## job 3315
==> flow/design.v <==
`timescale 1ns / 1ps
module scrambler
 #(parameter WIDTH = 32,
   parameter SEED = 7'b1111111)
  (input aclk,
   input aresetn,
   input [WIDTH-1:0] s_axis_tdata,
   input [3:0] s_axis_tuser,
   input s_axis_tvalid,
   output s_axis_tready,
   input s_axis_tlast,
   output reg [WIDTH-1:0] m_axis_tdata,
   output reg [3:0] m_axis_tuser,
   output reg m_axis_tvalid,
   input m_axis_tready,
   output reg m_axis_tlast);
  localparam TAIL_MASK = {{7{1'b0}}, {(WIDTH-7){1'b1}}};
  wire axis_tready_int = m_axis_tready;
  assign s_axis_tready = axis_tready_int;
  wire m_handshake = m_axis_tvalid && axis_tready_int;
  wire s_handshake = s_axis_tvalid && axis_tready_int;
  reg [6:0] lfsr;
  wire [WIDTH-1:0] fb;
  genvar i;
  generate
    for (i = 0; i < WIDTH; i = i + 1) begin : gen_feedback
      if (i < 4)
        assign fb[i] = lfsr[i+3] ^ lfsr[i];
      else if (i < 7)
        assign fb[i] = lfsr[i] ^ fb[i-4];
      else
        assign fb[i] = fb[i-7] ^ fb[i-4];
    end
  endgenerate
  always @(posedge aclk)
    if (~aresetn) begin
      m_axis_tdata <= {WIDTH{1'b0}};
      m_axis_tuser <= 4'h0;
      m_axis_tlast <= 1'b0;
      m_axis_tvalid <= 1'b0;
    end
    else if (s_handshake) begin
      if (s_axis_tlast)
        m_axis_tdata <= (s_axis_tdata ^ fb) & TAIL_MASK;
      else
        m_axis_tdata <= s_axis_tdata ^ fb;
      m_axis_tuser <= s_axis_tuser;
      m_axis_tlast <= s_axis_tlast;
      m_axis_tvalid <= 1'b1;
    end
    else if (m_handshake)
      m_axis_tvalid <= 1'b0;
  always @(posedge aclk)
    if (~aresetn)
      lfsr <= SEED;
    else if (s_handshake)
      lfsr <= fb[WIDTH-1:WIDTH-7];
endmodule
`timescale 1ns / 1ps
module encoder
 #(parameter WIDTH = 24)
  (input aclk,
   input aresetn,
   input [WIDTH-1:0] s_axis_tdata,
   input [3:0] s_axis_tuser,
   input s_axis_tvalid,
   output s_axis_tready,
   input s_axis_tlast,
   output reg [2*WIDTH-1:0] m_axis_tdata,
   output reg [3:0] m_axis_tuser,
   output reg m_axis_tvalid,
   input m_axis_tready,
   output reg m_axis_tlast);
  localparam HISTSIZE = 6;
  wire axis_tready_int = m_axis_tready;
  assign s_axis_tready = axis_tready_int;
  wire m_handshake = m_axis_tvalid && axis_tready_int;
  wire s_handshake = s_axis_tvalid && axis_tready_int;
  reg [2*WIDTH-1:0] m_axis_tdata_int;
  wire [WIDTH-1:0] g0;
  wire [WIDTH-1:0] g1;
  wire [2*WIDTH-1:0] hr;
  wire [2*WIDTH-1:0] tfr;
  wire [2*WIDTH-1:0] ttr;
  reg [HISTSIZE-1:0] history;
  wire [WIDTH+HISTSIZE-1:0] operand = {s_axis_tdata, history};
  genvar i;
  generate
    for (i = 0; i < WIDTH; i = i + 1) begin : gen_poly
      assign g0[i] = operand[i+6] ^ operand[i+4] ^ operand[i+3] ^ operand[i+1] ^ operand[i];
      assign g1[i] = g0[i] ^ operand[i+5] ^ operand[i+1];
    end
    for (i = 0; i < 2*WIDTH-1; i = i + 2) begin : gen_half_rate
      assign hr[i]   = g0[i/2];
      assign hr[i+1] = g1[i/2];
    end
    for (i = 0; i < 3*WIDTH/2-2; i = i + 3) begin : gen_two_thirds
      assign ttr[i]   = g0[2*(i/3)];
      assign ttr[i+1] = g1[2*(i/3)];
      assign ttr[i+2] = g0[2*(i/3)+1];
    end
    for (i = 0; i < 4*WIDTH/3-3; i = i + 4) begin : gen_three_fourths
      assign tfr[i]   = g0[i-i/4];
      assign tfr[i+1] = g1[i-i/4];
      assign tfr[i+2] = g0[i-i/4+1];
      assign tfr[i+3] = g1[i-i/4+2];
    end
  endgenerate
  assign ttr[2*WIDTH-1:3*WIDTH/2] = 0;
  assign tfr[2*WIDTH-1:4*WIDTH/3] = 0;
  always @*
    case (s_axis_tuser)
      4'b1111, 4'b0111, 4'b1011, 4'b0011:
        m_axis_tdata_int = tfr;
      4'b0001:
        m_axis_tdata_int = ttr;
      default:
        m_axis_tdata_int = hr;
    endcase
  always @(posedge aclk)
    if (~aresetn) begin
      m_axis_tdata <= {2*WIDTH{1'b0}};
      m_axis_tuser <= 4'h0;
      m_axis_tlast <= 1'b0;
      m_axis_tvalid <= 1'b0;
    end
    else if (s_handshake) begin
      m_axis_tdata <= m_axis_tdata_int;
      m_axis_tuser <= s_axis_tuser;
      m_axis_tlast <= s_axis_tlast;
      m_axis_tvalid <= 1'b1;
    end
    else if (m_handshake)
      m_axis_tvalid <= 1'b0;
  always @(posedge aclk)
    if (~aresetn)
      history <= {HISTSIZE{1'b0}};
    else if (s_handshake)
      history <= s_axis_tdata[WIDTH-1:WIDTH-HISTSIZE];
endmodule
`timescale 1ns / 1ps
module system
  #(parameter WIDTH = 24)
   (input aclk,
    input aresetn,
    input [WIDTH-1:0] s_axis_tdata,
    input s_axis_tvalid,
    output s_axis_tready,
    input s_axis_tlast,
    input [3:0] s_axis_tuser,
    output [2*WIDTH-1:0] m_axis_tdata,
    output m_axis_tvalid,
    input m_axis_tready,
    output m_axis_tlast,
    output [3:0] m_axis_tuser);
    localparam SEED = 7'b1011101;
    wire [WIDTH-1:0] s2e_tdata;
    wire s2e_tvalid;
    wire s2e_tready;
    wire s2e_tlast;
    wire [3:0] s2e_tuser;
    scrambler #(.WIDTH(WIDTH), .SEED(SEED)) scrambler_i(
        .aclk(aclk),
        .aresetn(aresetn),
        .s_axis_tdata(s_axis_tdata),
        .s_axis_tvalid(s_axis_tvalid),
        .s_axis_tready(s_axis_tready),
        .s_axis_tuser(s_axis_tuser),
        .s_axis_tlast(s_axis_tlast),
        .m_axis_tdata(s2e_tdata),
        .m_axis_tvalid(s2e_tvalid),
        .m_axis_tready(s2e_tready),
        .m_axis_tuser(s2e_tuser),
        .m_axis_tlast(s2e_tlast)
    );
    encoder #(.WIDTH(WIDTH)) encoder_i(
        .aclk(aclk),
        .aresetn(aresetn),
        .s_axis_tdata(s2e_tdata),
        .s_axis_tvalid(s2e_tvalid),
        .s_axis_tready(s2e_tready),
        .s_axis_tuser(s2e_tuser),
        .s_axis_tlast(s2e_tlast),
        .m_axis_tdata(m_axis_tdata),
        .m_axis_tvalid(m_axis_tvalid),
        .m_axis_tready(m_axis_tready),
        .m_axis_tuser(m_axis_tuser),
        .m_axis_tlast(m_axis_tlast)
    );
endmodule
Settings: LEC_CHECK=0, CAP_MARGIN=0, CORE_MARGIN=2, CORE_UTILIZATION=66, HOLD_SLACK_MARGIN=-0.09, SLEW_MARGIN=20; clock period 1.6 ns.
run.sh (not shown) runs the stock make flow with config.mk's settings and CLKGATE_MAP_FILE=.
As the logs show, job 3315 stopped at clock tree synthesis (4_1_cts) after a tool error, so it never reached the end of the flow.
For job 4178, these inputs were changed with respect to job 3315:
# job 3315
export LEC_CHECK = 0
export CAP_MARGIN = 0
export CORE_MARGIN = 2
export CORE_UTILIZATION = 66
export HOLD_SLACK_MARGIN = -0.09
export SLEW_MARGIN = 20
create_clock -name core_clock -period 1.6 [get_ports {aclk}]
# job 4178
export LEC_CHECK = 0
export ABC_AREA = 1
export CAP_MARGIN = 20
export CORE_MARGIN = 2
export CORE_UTILIZATION = 66
export HOLD_SLACK_MARGIN = 0.29
export SLEW_MARGIN = 20
create_clock -name core_clock -period 1.81 [get_ports {aclk}]
==> results <==
- Job 4178 ran to completion and came out clean on the timing, DRC and antenna checks.
- Routability-driven placement congestion ratio was lower in the run labelled job 3315.
- Between job 4178 and job 3315, the full die area is higher for job 4178.
- The distinct cell type count of the synthesized netlist of job 4178 is lower than that of job 3315.
- Re synthesized cell count: job 4178 and job 3315 aren't equal, and the higher value belongs to job 4178.
- Relative to job 3315, area fraction in compound gates decreased by 4.1 points in job 4178.
- In the flow results for job 4178 and job 3315, the simple-gate share of the synthesized area is larger on job 4178.
- Net count entering floorplan, job 4178 and job 3315: higher on job 4178
Setup changes, job 4178 to job 1757
# job 4178
export LEC_CHECK = 0
export ABC_AREA = 1
export CAP_MARGIN = 20
export CORE_MARGIN = 2
export CORE_UTILIZATION = 66
export HOLD_SLACK_MARGIN = 0.29
export SLEW_MARGIN = 20
create_clock -name core_clock -period 1.81 [get_ports {aclk}]
# job 1757
export LEC_CHECK = 0
export CAP_MARGIN = 20
export CORE_MARGIN = 2
export CORE_UTILIZATION = 40
export SLEW_MARGIN = 20
create_clock -name core_clock -period 2.78 [get_ports {aclk}]
Instance count of the mapped netlist on job 1757 is down relative to job 4178. Going from job 4178 to job 1757, post-detailed-route via-to-cell ratio lower; mux contribution to synthesized area higher; xor/xnor cell area share of the yosys netlist higher. In the final reports, the cell area of job 1757 is smaller than that of job 4178. In job 1757 relative to job 4178, per-instance average area after synthesis had gone up by more than a quarter. Of job 1757 and job 4178, the higher hold slack belongs to job 4178.

---

## try-sierra
Starts from the design.v that is shown in full above.
==> flow/config.mk <==
export PLATFORM = sky130hd
export DESIGN_NAME = system
export DESIGN_NICKNAME = system
export VERILOG_FILES = /design/flow/design.v
export SDC_FILE = /design/flow/constraint.sdc
export NUM_CORES = 4
export LEC_CHECK = 0
export CAP_MARGIN = 0
export CORE_MARGIN = 2
export CORE_UTILIZATION = 72
export SLEW_MARGIN = 20
==> flow/constraint.sdc <==
create_clock -name core_clock -period 1.67 [get_ports {aclk}]
set_input_delay 0.3340 -clock core_clock [delete_from_list [all_inputs] [get_ports {aclk}]]
set_output_delay 0.3340 -clock core_clock [all_outputs]
set_load 0.01 [all_outputs]
As the logs show, try-sierra stopped at clock tree synthesis after a tool error, so it never reached the end of the flow.
Input-level comparison between try-violet and try-sierra:
- putting PLACE_DENSITY at 0.68 where nothing was set
- putting CTS_CLUSTER_SIZE at 16 where nothing was set
- putting ABC_AREA at 1 where nothing was set
- swapping 1.67 for 2.13 in the clock period (ns, I/O delays scaled along)
[summary]
Taking try-sierra as the reference, in try-violet die extent in x went up; vertical die size +0.73%. Looking at the reports, try-violet completed the entire flow and the layout it produced met the timing, DRC and antenna checks. Reported for try-sierra and try-violet, count of flip-flops with a built-in enable after synthesis turned out identical to the last digit.
### try-violet -> try-yarrow
- swapping 0.68 for 0.38 in PLACE_DENSITY
- clearing CTS_CLUSTER_SIZE, which used to be 16
- swapping 0 for 20 in CAP_MARGIN
- putting SETUP_SLACK_MARGIN at 0.13 where nothing was set
- putting TNS_END_PERCENT at 10 where nothing was set
- swapping 2.13 for 1.52 in the clock period (ns, I/O delays scaled along)
Of try-violet and try-yarrow, just one finished clean: try-violet. Status(try-yarrow) = ERROR, stage = clock tree synthesis. From try-violet to try-yarrow, die height did not move at all. try-yarrow and try-violet ended up with nearly the same die area. As far as synthesized cell count goes, try-yarrow and try-violet are indistinguishable; the numbers are identical. The worst slack at placement number comes out lower for try-yarrow vs try-violet.
Changes in try-delta relative to try-yarrow:
- PLACE_DENSITY: 0.38 -> 0.36
- HOLD_SLACK_MARGIN: unset -> -0.09
- TNS_END_PERCENT: 10 -> unset
- CTS_CLUSTER_SIZE: unset -> 93
- CTS_CLUSTER_DIAMETER: unset -> 378
- the clock period (ns, I/O delays scaled along): 1.52 -> 2.07
==> results <==
- try-delta: done, clean on timing, DRC and antenna
- As far as post-synthesis instance area goes, try-yarrow and try-delta are indistinguishable; the numbers are identical.
- Re width of the die: no difference whatsoever between try-delta and try-yarrow.
- As far as die height goes, try-delta and try-yarrow are indistinguishable; the numbers are identical.
- Diff try-delta..try-yarrow | synthesis area per yosys | unchanged
- Comparing try-delta against try-yarrow, there is no change at all in number of enable-type register cells in the synthesized netlist.
- Average size of a mapped cell came out exactly the same in try-delta and try-yarrow.
- Total placed instance area went down by more than 10% going from try-yarrow to try-delta.
- For final weighted congestion of routability-driven global placement, try-yarrow and try-delta come out practically identical.
- In try-delta, the count of placed standard cells including taps came out about 10% below the value in try-yarrow.
- Setup slack after placement ends up lower on try-yarrow.
- try-delta gives less total half-perimeter wirelength after legalization and detailed placement than try-yarrow did.
For try-nickel, these inputs were changed with respect to try-delta:
- CTS_CLUSTER_DIAMETER: 378 -> unset
- ABC_AREA: 1 -> unset
- PLACE_DENSITY: 0.36 -> unset
- HOLD_SLACK_MARGIN: -0.09 -> unset
- SETUP_SLACK_MARGIN: 0.13 -> unset
- CORE_UTILIZATION: 72 -> 69
- CTS_CLUSTER_SIZE: 93 -> unset
- the clock period (ns, I/O delays scaled along): 2.07 -> 2.78
### Flow results
Going from try-delta to try-nickel, cell-internal power shrank by more than 10%.
Relative to try-delta, the global-route wire length before repair measured on try-nickel has decreased by more than 10%.
try-nickel: full flow OK, the timing, DRC and antenna checks passed
Diff try-delta -> try-nickel: share of cell area taken by multi-input logic gates climbed 3.4 points; clock transition at the registers of the reported paths dropped 0.02 ns; area occupied by registers dropped about 0.7%; required time of the worst setup path dropped 0.12 ns; number of nets in the final layout dropped 294.
| layout-stage area growth over the synthesis result | lower: try-nickel |
The category of the most critical setup path comes out reg2reg in one run and in2out in the other, namely in try-delta and try-nickel respectively.
Input changes introduced in try-indigo (baseline for comparison: try-nickel):
- setting HOLD_SLACK_MARGIN to 0.29 for the first time
- setting ABC_AREA to 0 for the first time
- setting TNS_END_PERCENT to 5 for the first time
- changing CORE_UTILIZATION from 69 to 66
- changing the clock period (ns, I/O delays scaled along) from 2.78 to 1.7
==> comparison <==
try-nickel ran to completion and came out clean on the timing, DRC and antenna checks. From the logs: try-indigo reached the end of the flow and failed the layout checks with negative setup slack. Taking try-nickel as the reference, in try-indigo floorplan die height went up about 2.2%, post-detailed-routing wire length went up 66%. Row combinational power share: try-indigo higher / try-nickel lower. What try-nickel reported for power in sequential cells has to be multiplied by 1.6 to get the figure for try-indigo.

---

RTL: the design.v shown in full above, as it stands there.
==> flow/config.mk <==
export PLATFORM = sky130hd
export DESIGN_NAME = system
export DESIGN_NICKNAME = system
export VERILOG_FILES = /design/flow/design.v
export SDC_FILE = /design/flow/constraint.sdc
export NUM_CORES = 4
export LEC_CHECK = 0
export ABC_AREA = 1
export CAP_MARGIN = 20
export CORE_ASPECT_RATIO = 0.69
export CORE_MARGIN = 2
export CORE_UTILIZATION = 72
export CTS_CLUSTER_DIAMETER = 371
export CTS_CLUSTER_SIZE = 98
export SLEW_MARGIN = 20
export TNS_END_PERCENT = 5
==> flow/constraint.sdc <==
create_clock -name core_clock -period 2.12 [get_ports {aclk}]
set_input_delay 0.4240 -clock core_clock [delete_from_list [all_inputs] [get_ports {aclk}]]
set_output_delay 0.4240 -clock core_clock [all_outputs]
set_load 0.01 [all_outputs]
Change:
CAP_MARGIN = 40   (was 20)
CORE_ASPECT_RATIO = default   (was 0.69)
CORE_UTILIZATION = 70   (was 72)
CTS_CLUSTER_DIAMETER = default   (was 371)
CTS_CLUSTER_SIZE = default   (was 98)
TNS_END_PERCENT = default   (was 5)
clock period = 2.06 ns   (was 2.12 ns; I/O delays follow)
Outcome: Area after synthesis is unchanged; power goes down by roughly a tenth; fmax goes up by a little under a tenth; clock skew goes up by 5.3 ps; sequential share of layout area goes up by 0.56 points; routed wire length goes down by roughly a tenth; die area goes up by a few percent.
Change:
ABC_AREA = default   (was 1)
CAP_MARGIN = 20   (was 40)
CORE_UTILIZATION = 66   (was 70)
clock period = 2.34 ns   (was 2.06 ns; I/O delays follow)
The new run finished with timing, DRC and antenna clean.
Cell area drops slightly.
Sequential cell count is unchanged.
Final cell count drops by a quarter to a third.
Clock-buffer cell count climbs by 3.
Change:
ABC_AREA = 1   (was default)
CORE_UTILIZATION = 64   (was 66)
clock period = 2.62 ns   (was 2.34 ns; I/O delays follow)
Result: The new run completed without violations. Power went down by roughly a tenth. Wire length grows by a little under a tenth. Core utilization goes down by 4.1 points. Cell area barely changes. Cell count increases by well over a third. Sequential power went down by roughly a tenth. Sequential share of layout area stays flat. Clock-buffer cell count decreases by 2. Hold slack improves by 17 ps.
Change:
ABC_AREA = default   (was 1)
CORE_UTILIZATION = 70   (was 64)
CTS_CLUSTER_SIZE = 40   (was default)
clock period = 1.6 ns   (was 2.62 ns; I/O delays follow)
=>
- This time the run did not get past clock tree synthesis (4_1_cts)
- die size goes down by roughly a tenth
- area after synthesis decreases slightly
- synthesized cell count drops by a quarter to a third
Change:
CORE_UTILIZATION = 40   (was 70)
CTS_CLUSTER_SIZE = default   (was 40)
SETUP_SLACK_MARGIN = 0.32   (was default)
clock period = 2.78 ns   (was 1.6 ns; I/O delays follow)
What happened: This time the run completed without violations; synthesized area is unchanged; die size went up by 72%; synthesized cell count is unchanged.
No activity file was given, so power comes from the tool's default toggle rates.
